// top
module top(
    input clk, rst,
    input [3:0] key_in,
    output [6:0] seg,
    output [7:0] sel,
    output reg [2:0] led, sel_led,
    output buz
);
    wire [2:0] key_val;
    localparam  S1 = 3'd1,
                S2 = 3'd2,
                S3 = 3'd3,
                S4 = 3'd4;
    key u_key(
        .clk(clk),
        .rst(rst),
        .key_in(key_in),
        .key_val(key_val)
    );
    reg [20:0] data_to_show;
    seg u_seg(
        .clk(clk),
        .rst(rst),
        .seg(seg),
        .sel(sel),
        .data(data_to_show)
    );
    wire [20:0] data_clock, data_stopwatch, data_timer;
    wire [2:0] led_clock, led_timer;
    wire [2:0] key_val_clock, key_val_stopwatch, key_val_timer;
    reg [1:0] current_state, next_state;
    localparam  CLOCK       = 2'b00,
                STOPWATCH   = 2'b01,
                TIMER       = 2'b11;
    assign key_val_clock = (current_state == CLOCK) ? key_val : 3'd0;
    assign key_val_stopwatch = (current_state == STOPWATCH) ? key_val : 3'd0;
    assign key_val_timer = (current_state == TIMER) ? key_val : 3'd0;
    clock u_clock (
        .clk(clk),
        .rst(rst),
        .key_val(key_val_clock),
        .data(data_clock),
        .led(led_clock)
    );
    stopwatch u_stopwatch (
        .clk(clk),
        .rst(rst),
        .key_val(key_val_stopwatch),
        .data(data_stopwatch)
    );
    timer u_timer (
        .clk(clk),
        .rst(rst),
        .key_val(key_val_timer),
        .data(data_timer),
        .led(led_timer),
        .buz(buz)
    );
    always @(posedge clk or negedge rst) begin
        if (!rst) begin
            current_state <= CLOCK;
        end else begin
            current_state <= next_state;
        end
    end
    always @(*) begin
        next_state = current_state;
        case (current_state)
            CLOCK: begin
  ...
Size in the first run: about 1300 cells after synthesis, roughly 28 I/O pins, ~9600 µm² of cells after synthesis.
Settings: LEC_CHECK=0, ABC_AREA=1, CAP_MARGIN=0, CELL_PAD_IN_SITES_GLOBAL_PLACEMENT=0, CORE_MARGIN=2, CORE_UTILIZATION=72, CTS_CLUSTER_SIZE=46, HOLD_SLACK_MARGIN=0.3, MAX_ROUTING_LAYER=met5, MIN_ROUTING_LAYER=met1, PLACE_DENSITY_LB_ADDON=0.07, SLEW_MARGIN=20; clock period 4.72 ns.
run.sh (not shown) runs the stock make flow with config.mk's settings and CLKGATE_MAP_FILE=.
The baseline completed, yet does not pass: setup timing.
Edit:
- CAP_MARGIN: 0 -> 10
- CELL_PAD_IN_SITES_GLOBAL_PLACEMENT: 0 -> default
- CTS_CLUSTER_DIAMETER: default -> 355
- CTS_CLUSTER_SIZE: 46 -> default
- MAX_ROUTING_LAYER: met5 -> default
- MIN_ROUTING_LAYER: met1 -> default
- PLACE_DENSITY_LB_ADDON: 0.07 -> default
- clock period: 4.72 -> 4.65 ns (I/O delays scaled with it)
The new run finished but failed the layout checks on setup timing.
Utilization climbs by 0.10 points.
Routed wire length goes down by 1.3%.
Synthesized area is unchanged.
Cell area barely changes.
Edit:
- ABC_AREA: 1 -> default
- CAP_MARGIN: 10 -> 20
- CORE_UTILIZATION: 72 -> 49
- CTS_CLUSTER_DIAMETER: 355 -> default
- HOLD_SLACK_MARGIN: 0.3 -> default
- clock period: 4.65 -> 7.99 ns (I/O delays scaled with it)
Outcome: This time the run passed the timing, DRC and antenna checks. Combinational power goes down by well over a third. Power goes down by well over a third. Via count goes down by about a fifth. Flip-flop count stays the same. Synthesized cell count goes down by roughly a tenth. Routed wire length goes down by about a fifth.
Edit:
- ABC_AREA: default -> 1
- CORE_UTILIZATION: 49 -> 72
- CTS_CLUSTER_SIZE: default -> 99
- clock period: 7.99 -> 4.56 ns (I/O delays scaled with it)
Outcome:
- This time the run finished but fails on setup timing
- die size fell by 32%
- worst hold slack gains 0.015 ns
- sequential share of layout area fell by 3.1 points
- wire length rose by 34%
- total power rose by 83%
- clock-buffer cell count rose by 4
- final area rose by 9.3%
- first-iteration DRC count rose by 94%
- setup slack loses 1.4 ns
- clock power rose by 89%
- synthesized cell count rose by 11%

---

top again, from the RTL that the note above started with.
Settings: LEC_CHECK=0, CAP_MARGIN=20, CORE_MARGIN=2, CORE_UTILIZATION=40, CTS_CLUSTER_DIAMETER=342, CTS_CLUSTER_SIZE=99, HOLD_SLACK_MARGIN=-0.05, SETUP_SLACK_MARGIN=-0.99, SLEW_MARGIN=20; clock period 10.0 ns.
==> next run, changes <==
Settings changed: CELL_PAD_IN_SITES_DETAIL_PLACEMENT set to 1, CORE_UTILIZATION 40 to 59, HOLD_SLACK_MARGIN -0.05 to 0.29, PLACE_DENSITY set to 0.36, SETUP_SLACK_MARGIN -0.99 to 0.41, TNS_END_PERCENT set to 15.
What happened:
- count of clock-buffer cells in the layout shrinks by 2
- fmax went down by 0.70%
- clock skew rises by 0.0047 ns
- power goes down by about 1.5%
- synthesized cell count stays the same
==> next run, changes <==
Settings changed: CELL_PAD_IN_SITES_DETAIL_PLACEMENT 1 to not set, CORE_UTILIZATION 59 to 56, CTS_CLUSTER_DIAMETER 342 to not set, CTS_CLUSTER_SIZE 99 to not set, HOLD_SLACK_MARGIN 0.29 to not set, PLACE_DENSITY 0.36 to not set, SETUP_SLACK_MARGIN 0.41 to not set, TNS_END_PERCENT 15 to not set.
Clock period 10.0 ns to 8.76 ns, I/O delays scaled along.
Outcome: Core utilization drops by 2.8 points; via count drops by about 7%; wire length drops by about 20%.
==> next run, changes <==
Settings changed: ABC_AREA set to 0, CORE_UTILIZATION 56 to 68, CTS_CLUSTER_SIZE set to 15, SETUP_SLACK_MARGIN set to 1.34.
Clock period 8.76 ns to 4.52 ns, I/O delays scaled along.
After rerunning:
- Now the flow produced a layout that fails on setup timing
- wire length went up by well over a third
- setup slack loses 2.2 ns
- final area came out higher by about a fifth

---

top again, from the RTL that the note above started with.
clock: 10.0 ns
lec_check: 0
cap_margin: 5
cell_pad_in_sites_global_placement: 3
core_margin: 2
core_utilization: 40
gpl_routability_driven: 0
place_density: 0.8
slew_margin: 20
The baseline completed with no timing, DRC or antenna violations.
Change:
CAP_MARGIN = 20   (was 5)
CELL_PAD_IN_SITES_GLOBAL_PLACEMENT = unset   (was 3)
CORE_ASPECT_RATIO = 0.5   (was unset)
CORE_UTILIZATION = 58   (was 40)
CTS_CLUSTER_DIAMETER = 342   (was unset)
CTS_CLUSTER_SIZE = 99   (was unset)
GPL_ROUTABILITY_DRIVEN = unset   (was 0)
HOLD_SLACK_MARGIN = -0.05   (was unset)
PLACE_DENSITY = unset   (was 0.8)
SETUP_SLACK_MARGIN = -0.99   (was unset)
TNS_END_PERCENT = 20   (was unset)
Final cell count came out lower by 6.5%; maximum frequency came out lower by 0.72%; worst setup slack is worse by 57 ps; clock-buffer cell count came out higher by 2; design area came out lower by 1.3%; power came out lower by 2.3%.
Change:
CAP_MARGIN = 30   (was 20)
CELL_PAD_IN_SITES_DETAIL_PLACEMENT = 2   (was unset)
CELL_PAD_IN_SITES_GLOBAL_PLACEMENT = 3   (was unset)
CORE_ASPECT_RATIO = unset   (was 0.5)
CORE_UTILIZATION = 17   (was 58)
CTS_CLUSTER_DIAMETER = unset   (was 342)
CTS_CLUSTER_SIZE = unset   (was 99)
GPL_ROUTABILITY_DRIVEN = 0   (was unset)
HOLD_SLACK_MARGIN = 0.14   (was -0.05)
PLACE_DENSITY = 0.8   (was unset)
SETUP_SLACK_MARGIN = 2.18   (was -0.99)
TNS_END_PERCENT = 15   (was 20)
Result: Wire length went up by a quarter to a third; cell area rises by a little under a tenth; setup slack is better by 600 ps; non-clock buffer count went up by 5.
Change:
CAP_MARGIN = 5   (was 30)
CORE_UTILIZATION = 40   (was 17)
HOLD_SLACK_MARGIN = unset   (was 0.14)
SLEW_MARGIN = 25   (was 20)
TNS_END_PERCENT = unset   (was 15)
Result: Clock-buffer cell count went down by 1. Worst setup slack gets worse by 6.1 ps. Cell count went down by 23%. Global-route usage went up by 13 points. Register-to-register slack gets worse by 110 ps. Final area went down by 4.9%. Synthesized area is unchanged. Sequential power hardly moves.
Change:
CAP_MARGIN = 20   (was 5)
CELL_PAD_IN_SITES_DETAIL_PLACEMENT = 1   (was 2)
CELL_PAD_IN_SITES_GLOBAL_PLACEMENT = unset   (was 3)
CORE_UTILIZATION = 59   (was 40)
CTS_CLUSTER_DIAMETER = 342   (was unset)
CTS_CLUSTER_SIZE = 99   (was unset)
GPL_ROUTABILITY_DRIVEN = unset   (was 0)
HOLD_SLACK_MARGIN = 0.29   (was unset)
PLACE_DENSITY = unset   (was 0.8)
SETUP_SLACK_MARGIN = -0.99   (was 2.18)
SLEW_MARGIN = 20   (was 25)
TNS_END_PERCENT = 20   (was unset)
Clock power came out lower by 12%; wire length shrinks by 7.9%; power shrinks by 6.0%; worst hold slack is better by 6.2 ps; count of clock-buffer cells in the layout went up by 1; setup slack is worse by 500 ps; die area decreases by 31%; register-to-register slack is about the same; combinational power shrinks by 4.0%; sequential cell count does not change.
Change:
ABC_AREA = 1   (was unset)
CELL_PAD_IN_SITES_DETAIL_PLACEMENT = unset   (was 1)
CORE_UTILIZATION = 40   (was 59)
HOLD_SLACK_MARGIN = -0.05   (was 0.29)
SETUP_SLACK_MARGIN = 2.01   (was -0.99)
After rerunning:
- total power rises by a few percent
- final area came out higher slightly
- cell count rose by about a fifth
- die area went up by well over a third
- hold slack got worse by 9.4 ps
- global-route usage shrinks by 14 points

---

yarrow:
Starting RTL as in the previous note.
clock: 4.72 ns
lec_check: 0
abc_area: 1
cap_margin: 0
cell_pad_in_sites_global_placement: 0
core_margin: 2
core_utilization: 72
cts_cluster_size: 45
hold_slack_margin: 0.3
max_routing_layer: met5
min_routing_layer: met1
place_density_lb_addon: 0.07
setup_slack_margin: 1.38
slew_margin: 20
Final checks on yarrow, whose flow otherwise completed, came back failing, citing setup timing.
The inputs of harbor differ from those of yarrow as listed below.
Settings: PLACE_DENSITY_LB_ADDON removed (was 0.07); HOLD_SLACK_MARGIN changed from 0.3 to -0.09; PLACE_DENSITY newly set to 0.43; SETUP_SLACK_MARGIN changed from 1.38 to -0.28.
Results
Compared with yarrow, harbor has extra setup slack. Summary of harbor over yarrow: minimum clock period after layout fell 0.75 ns, area of combinational cells with multiple inputs fell 2.7%, total number of cells along the worst setup path rose about 7%. harbor vs yarrow — power dropped by a few percent. Path depth of the worst reg2reg path, yarrow and harbor: larger value in yarrow. harbor finished all stages; layout check result: FAIL, due to setup timing. On combinational share of power, yarrow and harbor are neck and neck. Cell area power density (harbor vs. yarrow) decreases by a few percent. Compare yarrow and harbor | arrival time of data at the critical path endpoint lower: harbor. Setup slack on the worst flop-to-flop path: harbor vs yarrow down 0.35 ns.
Inputs modified between harbor and amber:
Settings: CELL_PAD_IN_SITES_GLOBAL_PLACEMENT no longer set, was 0; SETUP_SLACK_MARGIN no longer set, was -0.28; MIN_ROUTING_LAYER no longer set, was met1; CTS_CLUSTER_SIZE no longer set, was 45; ABC_AREA no longer set, was 1; PLACE_DENSITY no longer set, was 0.43; MAX_ROUTING_LAYER no longer set, was met5; CAP_MARGIN now 20, was 0; HOLD_SLACK_MARGIN no longer set, was -0.09; the clock period (ns, I/O delays scaled along) now 7.99, was 4.72.
Findings:
amber finished every stage and its layout cleared the timing, DRC and antenna checks.
Relative to harbor, routed length on met3 decreased by 25% in amber.
amber -> harbor: synthesized flop and latch total delta 0, exact match
harbor has a lower cell depth of the worst flop-to-flop path than amber.
[compare] base=harbor new=amber: routed wire length went down by 15%, core region area went up by 160 µm².
Changes in onyx relative to amber:
Settings: CORE_UTILIZATION now 68, was 72; ABC_AREA now 1, previously not set; CTS_CLUSTER_SIZE now 37, previously not set; the clock period (ns, I/O delays scaled along) now 4.52, was 7.99.
--- outcome ---
Finished, but not clean: onyx, with setup timing. onyx vs. amber: number of placement rows rose by about 2.4%, number of non-clock inverters up 156. Per the comparison of onyx with amber, chip area estimate from yosys synthesis shrank by about 1.8%; all-layer global routing usage grew by 2.1 points; post-placement cell area grew by 430 µm²; detailed-route wire length on metal 1 grew by about 9%; post-route worst setup slack shrank by 1.58 ns. [onyx] combinational share of cell area fell 6.4 points relative to amber.
Changes in lagoon relative to onyx:
Settings: an added CTS_CLUSTER_DIAMETER of 25; an added PLACE_DENSITY of 0.42; a change of CORE_UTILIZATION from 68 to 72; an added SETUP_SLACK_MARGIN of 1.19; an added CORE_ASPECT_RATIO of 0.91.
## What came out
- Sort onyx and lagoon by routed wire length asc -> top: lagoon
- | lagoon | all stages done | FAIL | setup timing |
- Run comparison: lagoon capturing instance or port of the critical path seg[0]; onyx capturing instance or port of the critical path seg[6]
- Going from onyx to lagoon, switching share of total power up 0.23 points; chip area down 810 µm²; number of stages on the worst setup path rose by 1; peak supply drop has increased.
- Comparing onyx and lagoon, the higher cell internal power dissipation is on lagoon.
- lagoon reports a higher floorplan core density than onyx does.
Setup changes, lagoon to indigo
Settings: CTS_CLUSTER_DIAMETER no longer set, was 25; SETUP_SLACK_MARGIN no longer set, was 1.19.
==> comparison <==
- Status for lagoon and indigo: no clean run
- Ran to the end and failed final checks on setup timing: lagoon.
- NOTE: combinational gate area in indigo exceeds that of lagoon
- Per the comparison of indigo with lagoon, power share of the combinational group moved down, footprint of the flip-flops and latches held steady, post-layout minimum cycle time shows no meaningful change, tally of clock buffers in the finished layout rose 1.
- Placed instance count: lagoon and indigo compared, higher one is indigo
- Run comparison: indigo worst setup path startpoint u_seg.idx[0]; lagoon worst setup path startpoint u_seg.idx[1]
- lagoon → indigo: routed wire length now sits higher; area growth from synthesis to layout has increased.
Power figures rest on the tool's default switching activity, not on a simulated workload.
